==> build 64 <==
==> flow/design.v <==
`timescale 1ns / 1ps
module clock(clk, reset, freq, clk_en);
	input clk;
	input reset;
	input [31:0] freq;
	output clk_en;
	reg clk_temp;
	reg [26:0] counter;
	wire [26:0]	cycles;
	assign clk_en = clk_temp;
	assign cycles = (100000000 / freq) - 1;
	always @ (posedge clk) begin
		if (reset) begin
			counter <= 0;
			clk_temp <= 0;
		end
		else begin
		counter <= counter + 1;
		if (counter == cycles) begin
			clk_temp <= 1;
			counter <= 0;
		end
		else
			clk_temp <= 0;
		end
	end
endmodule
`timescale 1ns / 1ps
module hvsync_generator(clk, reset, en, vga_h_sync, vga_v_sync, inDisplayArea, CounterX, CounterY);
input clk;
input reset;
input en;
output vga_h_sync, vga_v_sync;
output reg inDisplayArea;
output [9:0] CounterX;
output [9:0] CounterY;
reg [9:0] CountX;
reg [9:0] CountY;
assign CounterX = PixelX;
assign CounterY = PixelY;
reg [9:0] PixelX;
reg [9:0] PixelY;
parameter CountXmaxed = 799;  
parameter CountYmaxed = 524;  
parameter hpulse = 96; 	 
parameter vpulse = 2; 	 
parameter hbp = 144; 	 
parameter hfp = 784; 	 
parameter vbp = 35; 		 
parameter vfp = 515; 	 
always @(posedge clk)
	if (reset) begin
		CountX <= 0;
		CountY <= 0;
	end
	else if (en)
	if(CountX < CountXmaxed)
		CountX <= CountX + 1;
	else 	
	begin
		CountX <= 0;
		if (CountY < CountYmaxed)
			CountY <= CountY + 1;
		else
			CountY <= 0;
	end
assign vga_h_sync = (CountX < hpulse) ? 0:1;
assign vga_v_sync = (CountY < vpulse) ? 0:1;
always @(posedge clk)
	if (reset) begin
		inDisplayArea <= 0;
		PixelX <= 0;
		PixelY <= 0;
	end
	else if (en)
	if(CountX >= hbp && CountX < hfp && CountY >= vbp && CountY < vfp) begin
		inDisplayArea <= 1;
		PixelX <= CountX - hbp;
		PixelY <= CountY - vbp;
	end
	else begin
		inDisplayArea <= 0;
		PixelX <= 0;
		PixelY <= 0;
	end
endmodule
`timescale 1ns / 1ps
module pieces(encoding, PixelX, PixelY, display);
	input [41:0] encoding;
	input [9:0] PixelX;
	input [9:0] PixelY;
	output display;
	reg [5:0] coordinate;
	always @* begin
		coordinate <= ((PixelX-145) / 50) + 7 * ((PixelY-90) / 50);
	end
	assign display = encoding[coordinate];
endmodule
`timescale 1ns / 1ps
module finish(encoding, pos, done);
	input [41:0] encoding;
	input [5:0] pos;
	output reg done;
	always @* begin
		if (encoding[pos+1] && encoding[pos+2] && encoding[pos+3] && (pos%7 < 4))
			done <= 1;
		else if (encoding[pos-1] && encoding[pos+1] && encoding[pos+2] && (pos%7 < 5) && (pos%7 > 0))
			done <= 1;
		else if (encoding[pos-2] && encoding[pos-1] && encoding[pos+1] && (pos%7 < 6) && (pos%7 > 1))
			done <= 1;
		else if (encoding[pos-3] && encoding[pos-2] && encoding[pos-1] && (pos%7 > 2))
			done <= 1;
		else if (encoding[pos+7] && encoding[pos+14] && encoding[pos+21] && (pos < 21))
			done <= 1;
		else if (encoding[pos+8] && encoding[pos+16] && encoding[pos+24] && (pos%7 < 4) && (pos < 21))
			done <= 1;
		else if (encoding[pos-8] && encoding[pos+8] && encoding[pos+16] && (pos%7 < 5) && (pos%7 > 0) && (pos < 28) && (pos > 6))
			done <= 1;
		else if (encoding[pos-16] && encoding[pos-8] && encoding[pos+8] && (pos%7 < 6) && (pos%7 > 1) && (pos < 35) && (pos > 13))
			done <= 1;
		else if (encoding[pos-24] && encoding[pos-16] && encoding[pos-8] && (pos%7 > 2) && (pos > 20))
			done <= 1;
		else if (encoding[pos+6] && encoding[pos+12] && encoding[pos+18] && (pos%7 > 2) && (pos < 21))
			done <= 1;
		else if (encoding[pos-6] && encoding[pos+6] && encoding[pos+12] && (pos%7 > 1) && (pos%7 < 6) && (pos < 28) && (pos > 6))
			done <= 1;
		else if (encoding[pos-12] && encoding[pos-6] && encoding[pos+6] && (pos%7 > 0) && (pos%7 < 5) && (pos < 35) && (pos > 13))
			done <= 1;
		else if (encoding[pos-18] && encoding[pos-12] && encoding[pos-6] && (pos%7 < 4) && (pos > 20))
			done <= 1;
		else 
			done <= 0;
	end
endmodule
`timescale 1ns / 1ps
module vga(clk, rst, reset, btnL, btnR, btnD, vga_h_sync, vga_v_sync, vga_R, vga_G, vga_B);
	input clk, rst, reset, btnL, btnR, btnD;
	output vga_h_sync, vga_v_sync;
	output [2:0] vga_R;
	output [2:0] vga_G;
	output [1:0] vga_B;
	wire inDisplayArea;
	wire [9:0] PixelX;
	wire [9:0] PixelY;
	wire clk_px;
	wire rDisplay, yDisplay, rFinish, yFinish;
	clock clkpx (.clk(clk), .reset(rst), .freq(25000000), .clk_en(clk_px));
	hvsync_generator syncgen(.clk(clk), .reset(rst), .en(clk_px), .vga_h_sync(vga_h_sync), .vga_v_sync(vga_v_sync), 
	.inDisplayArea(inDisplayArea), .CounterX(PixelX), .CounterY(PixelY));
	reg [41:0] red;
	reg [41:0] ylw;
	reg [3:0] col;
	reg [2:0] columnA;
	reg [2:0] columnB;
	reg [2:0] columnC;
	reg [2:0] columnD;
	reg [2:0] columnE;
	reg [2:0] columnF;
	reg [2:0] columnG;
	reg player;
	reg [5:0] coordinate;
	reg [5:0] prev_coordinate;
	reg [2:0] height;
	reg winner;
	reg rw;
	reg yw;
	pieces redpieces (.encoding(red_q), .PixelX(PixelX), .PixelY(PixelY), .display(rDisplay));
	pieces ylwpieces (.encoding(ylw_q), .PixelX(PixelX), .PixelY(PixelY), .display(yDisplay));
	finish rwins (.encoding(red_q), .pos(coordinate_q), .done(rFinish));
	finish ywins (.encoding(ylw_q), .pos(coordinate_q), .done(yFinish));
	reg [2:0] vga_R;
	reg [2:0] vga_G;
	reg [1:0] vga_B;
	always @(posedge clk) begin
		if (rst) begin
			vga_R = 3'b000;
			vga_G = 3'b000;
			vga_B = 2'b00;
		end
		else if(inDisplayArea) begin
			if (PixelX > 145 && PixelX < 495 && PixelY > 40 && PixelY < 90 &&
				(PixelX - 145 > col_q * 50) && (PixelX - 145 < (col_q+1) * 50)) begin
				if (player_q) begin
					vga_R = 3'b111;
					vga_G = 3'b000;
					vga_B = 2'b00;
				end
				else begin
					vga_R = 3'b111;
					vga_G = 3'b111;
					vga_B = 2'b00;
				end
			end
			else if (PixelX >= 145 && PixelX <= 495 && PixelY >= 90 && PixelY <= 390) begin
				if ((PixelX-45) % 50 == 0 || (PixelY-40) %50 == 0) begin
					vga_R = 3'b000;
					vga_G = 3'b000;
					vga_B = 2'b00;
				end
				else if (rDisplay) begin
					vga_R = 3'b111;
					vga_G = 3'b000;
					vga_B = 2'b00;
				end
				else if (yDisplay) begin
					vga_R = 3'b111;
					vga_G = 3'b111;
					vga_B = 2'b00;
				end
				else begin
					vga_R = 3'b000;
					vga_G = 3'b111;
					vga_B = 2'b11;
				end
			end
			else begin
				if (PixelX > 545 && PixelX < 595 && PixelY > 340 && PixelY < 390)
					if (rw_q) begin
						vga_R = 3'b111;
						vga_G = 3'b000;
						vga_B = 2'b00;
					end
					else if (yw_q) begin
						vga_R = 3'b111;
						vga_G = 3'b111;
						vga_B = 2'b00;
					end
					else begin
						vga_R = 3'b000;
						vga_G = 3'b111;
						vga_B = 2'b00;
					end
				else begin
					vga_R = 3'b111;
					vga_G = 3'b111;
					vga_B = 2'b11;
				end
			end
		end
		else begin
			vga_R = 3'b000;
			vga_G = 3'b000;
			vga_B = 2'b00;
		end
	end
	localparam DIV_BITS = 6;
	wire [DIV_BITS:0] clk_dv_inc;
	reg [DIV_BITS-1:0]  clk_dv;
   reg         clk_en;
   reg         clk_en_d;
   assign clk_dv_inc = clk_dv + 1;
   always @ (posedge clk) begin
		if (rst) begin
			clk_dv   <= 0;
			clk_en   <= 0;
			clk_en_d <= 0;
		end
		else begin
			clk_dv   <= clk_dv_inc[DIV_BITS-1:0];
			clk_en   <= clk_dv_inc[DIV_BITS];
			clk_en_d <= clk_en;
		end
	end
	reg [3:0]   step_reset;
	reg [3:0]	step_left;
	reg [3:0]	step_right;
	reg [3:0]	step_down;
   always @ (posedge clk)
		if (rst)
		begin
			step_reset <= 4'b0;
			step_left  <= 4'b0;
			step_right <= 4'b0;
			step_down  <= 4'b0;
		end
		else if (clk_en)
		begin
			step_reset[3:0]  <= {reset, step_reset[3:1]};
			step_left[3:0]  <= {btnL, step_left[3:1]};
			step_right[3:0]  <= {btnR, step_right[3:1]};
			step_down[3:0]  <= {btnD, step_down[3:1]};
		end
	reg [41:0] red_q;
	reg [41:0] ylw_q;
	reg [3:0] col_q;
	reg player_q;
	reg [5:0] coordinate_q;
	reg rw_q;
	reg yw_q;
	always @ (posedge clk) begin
		red = red_q;
		ylw = ylw_q;
		col = col_q;
		player = player_q;
		coordinate = coordinate_q;
		rw = rw_q;
		yw = yw_q;
		if (rst) begin
			red = 42'b0000111_0000000_0000000_0000000_0000000_0000000;
			ylw = 42'b0000000_0000111_0000000_0000000_0000000_0000000;
			col = 3;
			columnA = 2;
			columnB = 2;
			columnC = 2;
			columnD = 0;
			columnE = 0;
			columnF = 0;
			columnG = 0;
			player = 1;
			winner = 0;
			coordinate = 0;
			rw = 0;
			yw = 0;
		end
		else if(~step_reset[0] & step_reset[1] & step_reset[2] & clk_en_d) begin
			red = 42'b0;
			ylw = 42'b0;
			col = 3;
			columnA = 0;
			columnB = 0;
			columnC = 0;
			columnD = 0;
			columnE = 0;
			columnF = 0;
			columnG = 0;
			player = 1;
			winner = 0;
			coordinate = 0;
			rw = 0;
			yw = 0;
		end
		else if(~step_left[0] & step_left[1] & step_left[2] & clk_en_d) begin
			if (col == 0)
				col = 0;
			else
				col = col - 1;
		end
		else if(~step_right[0] & step_right[1] & step_right[2] & clk_en_d) begin
			if (col == 6)
				col = 6;
			else
				col = col + 1;
		end
		else if(~step_down[0] & step_down[1] & step_down[2] & clk_en_d) begin
			case (col)
				0 : height = columnA;
				1 : height = columnB;
				2 : height = columnC;
				3 : height = columnD;
				4 : height = columnE;
				5 : height = columnF;
				6 : height = columnG;
				default : height = 0;
			endcase
			if (height == 6)
				;
			else begin
				coordinate = col + 7*(5-height);
				if (player) begin
					red[coordinate] = 1;
				end
				else begin
					ylw[coordinate] = 1;
				end
				player = ~player;
				case (col)
					0 : columnA = height + 1;
					1 : columnB = height + 1;
					2 : columnC = height + 1;
					3 : columnD = height + 1;
					4 : columnE = height + 1;
					5 : columnF = height + 1;
					6 : columnG = height + 1;
					default : ;
				endcase
			end
			if (~winner) 
				if(rFinish && player) begin
					rw = 1;
					winner =1;
				end
				else if (yFinish && ~player) begin
					yw = 1;
					winner =1;
				end
		end
		red_q <= red;
		ylw_q <= ylw;
		col_q <= col;
		player_q <= player;
		coordinate_q <= coordinate;
		rw_q <= rw;
		yw_q <= yw;
	end
endmodule
==> flow/run.sh <==
#!/bin/bash
# the make line also repeats each setting of config.mk as NAME=value (left out here)
make -C /OpenROAD-flow-scripts/flow DESIGN_CONFIG=/design/flow/config.mk WORK_HOME=/design/flow/orfs CLKGATE_MAP_FILE= finish
==> flow/config.mk <==
export PLATFORM = sky130hd
export DESIGN_NAME = vga
export DESIGN_NICKNAME = vga
export VERILOG_FILES = /design/flow/design.v
export SDC_FILE = /design/flow/constraint.sdc
export NUM_CORES = 4
export LEC_CHECK = 0
export CAP_MARGIN = 20
export CORE_MARGIN = 2
export CORE_UTILIZATION = 40
export SLEW_MARGIN = 20
==> flow/constraint.sdc <==
create_clock -name core_clock -period 10.0 [get_ports {clk}]
set_input_delay 2.0000 -clock core_clock [delete_from_list [all_inputs] [get_ports {clk}]]
set_output_delay 2.0000 -clock core_clock [all_outputs]
set_load 0.01 [all_outputs]
==> build 25 (differences from build 64) <==
Settings changed: CORE_UTILIZATION 40 to 18.
==> flow/constraint.sdc (replaced) <==
create_clock -name core_clock -period 9.52 [get_ports {clk}]
set_input_delay 1.9040 -clock core_clock [delete_from_list [all_inputs] [get_ports {clk}]]
set_output_delay 1.9040 -clock core_clock [all_outputs]
set_load 0.01 [all_outputs]
==> build 28 (differences from build 64) <==
Settings changed: CORE_UTILIZATION 40 to 58.
==> flow/constraint.sdc (replaced) <==
create_clock -name core_clock -period 5.83 [get_ports {clk}]
set_input_delay 1.1660 -clock core_clock [delete_from_list [all_inputs] [get_ports {clk}]]
set_output_delay 1.1660 -clock core_clock [all_outputs]
set_load 0.01 [all_outputs]
==> trial 38 (differences from build 64) <==
Settings changed: ABC_AREA from default to 1, CORE_UTILIZATION 40 to 72, CTS_CLUSTER_SIZE from default to 10, HOLD_SLACK_MARGIN from default to 0.27, PLACE_DENSITY_LB_ADDON from default to 0.09, SETUP_SLACK_MARGIN from default to 1.26, TNS_END_PERCENT from default to 5.
==> flow/constraint.sdc (replaced) <==
create_clock -name core_clock -period 7.05 [get_ports {clk}]
set_input_delay 1.4100 -clock core_clock [delete_from_list [all_inputs] [get_ports {clk}]]
set_output_delay 1.4100 -clock core_clock [all_outputs]
set_load 0.01 [all_outputs]
==> results <==
|  | build 28 | trial 38 | build 64 | build 25 |
|---|---|---|---|---|
| Run status | complete, but fails checks | complete, but fails checks | finished clean | finished clean |
| Layout check failures | negative setup slack | negative setup slack | - | - |
| Power density over cell area | 119 nW/um^2 | 98.5 nW/um^2 | 74.0 nW/um^2 | 73.7 nW/um^2 |
| Count of cell types in the netlist | 111 | 77 | 111 | 111 |
| Slew headroom | 40.2% | 12.8% | 22.3% | 23.8% |
| Yosys adder share | 8.56% | 8.59% | 8.56% | 8.56% |
| Sequential cell fraction of total power | 47.3% | 49.5% | 47.2% | 47.7% |
| Post-synthesis simple-gate area fraction | 19.9% | 35.0% | 19.9% | 19.9% |
| Sw Pwr | 699 uW | 563 uW | 404 uW | 416 uW |
| Maximum clock frequency | 138 MHz | 136 MHz | 107 MHz | 114 MHz |
| DR WL met3 | 7.67 mm | 11.8 mm | 5.86 mm | 5.33 mm |
| IR Drop Worst-Case VDD | 0.000333 V | 0.000258 V | 0.000123 V | 0.000128 V |
| YS chip area | 23,100 sq um | 22,500 sq um | 23,100 sq um | 23,100 sq um |
| Cell resize tally after clock tree synthesis | 16 | 49 | 0 | 0 |
| Number of diodes added for antenna fixing | 0 | 6 | 0 | 0 |
| Share of total power consumed by net switching | 22.4% | 22.8% | 22.1% | 21.9% |
| Die height | 204 microns | 181 microns | 244 microns | 362 microns |
| Clock insertion delay at the later pin of the skew report | 0.55 ns | 0.58 ns | 0.55 ns | 0.54 ns |
| Number of cells in Yosys stat | 2,813 | 3,731 | 2,813 | 2,813 |
| Post-synthesis instance area | 23,100 sq um | 22,500 sq um | 23,100 sq um | 23,100 sq um |
| Buffer count from post-CTS setup fixing | 8 | 49 | 0 | 0 |
| Post-detailed-placement half-perimeter wirelength | 55.2 mm | 57.2 mm | 52.9 mm | 51.4 mm |
| Clock buffer instance count of the final layout | 31 | 32 | 30 | 32 |
| Met1 capacity usage during global routing | 49.5% | 52.6% | 32.0% | 13.9% |
| Pre-placement core utilization | 58.5% | 73.2% | 40.2% | 18.1% |
| Met3 layer usage reported by global route | 8.44% | 15.0% | 3.30% | 1.53% |
Power figures rest on the tool's default switching activity, not on a simulated workload.
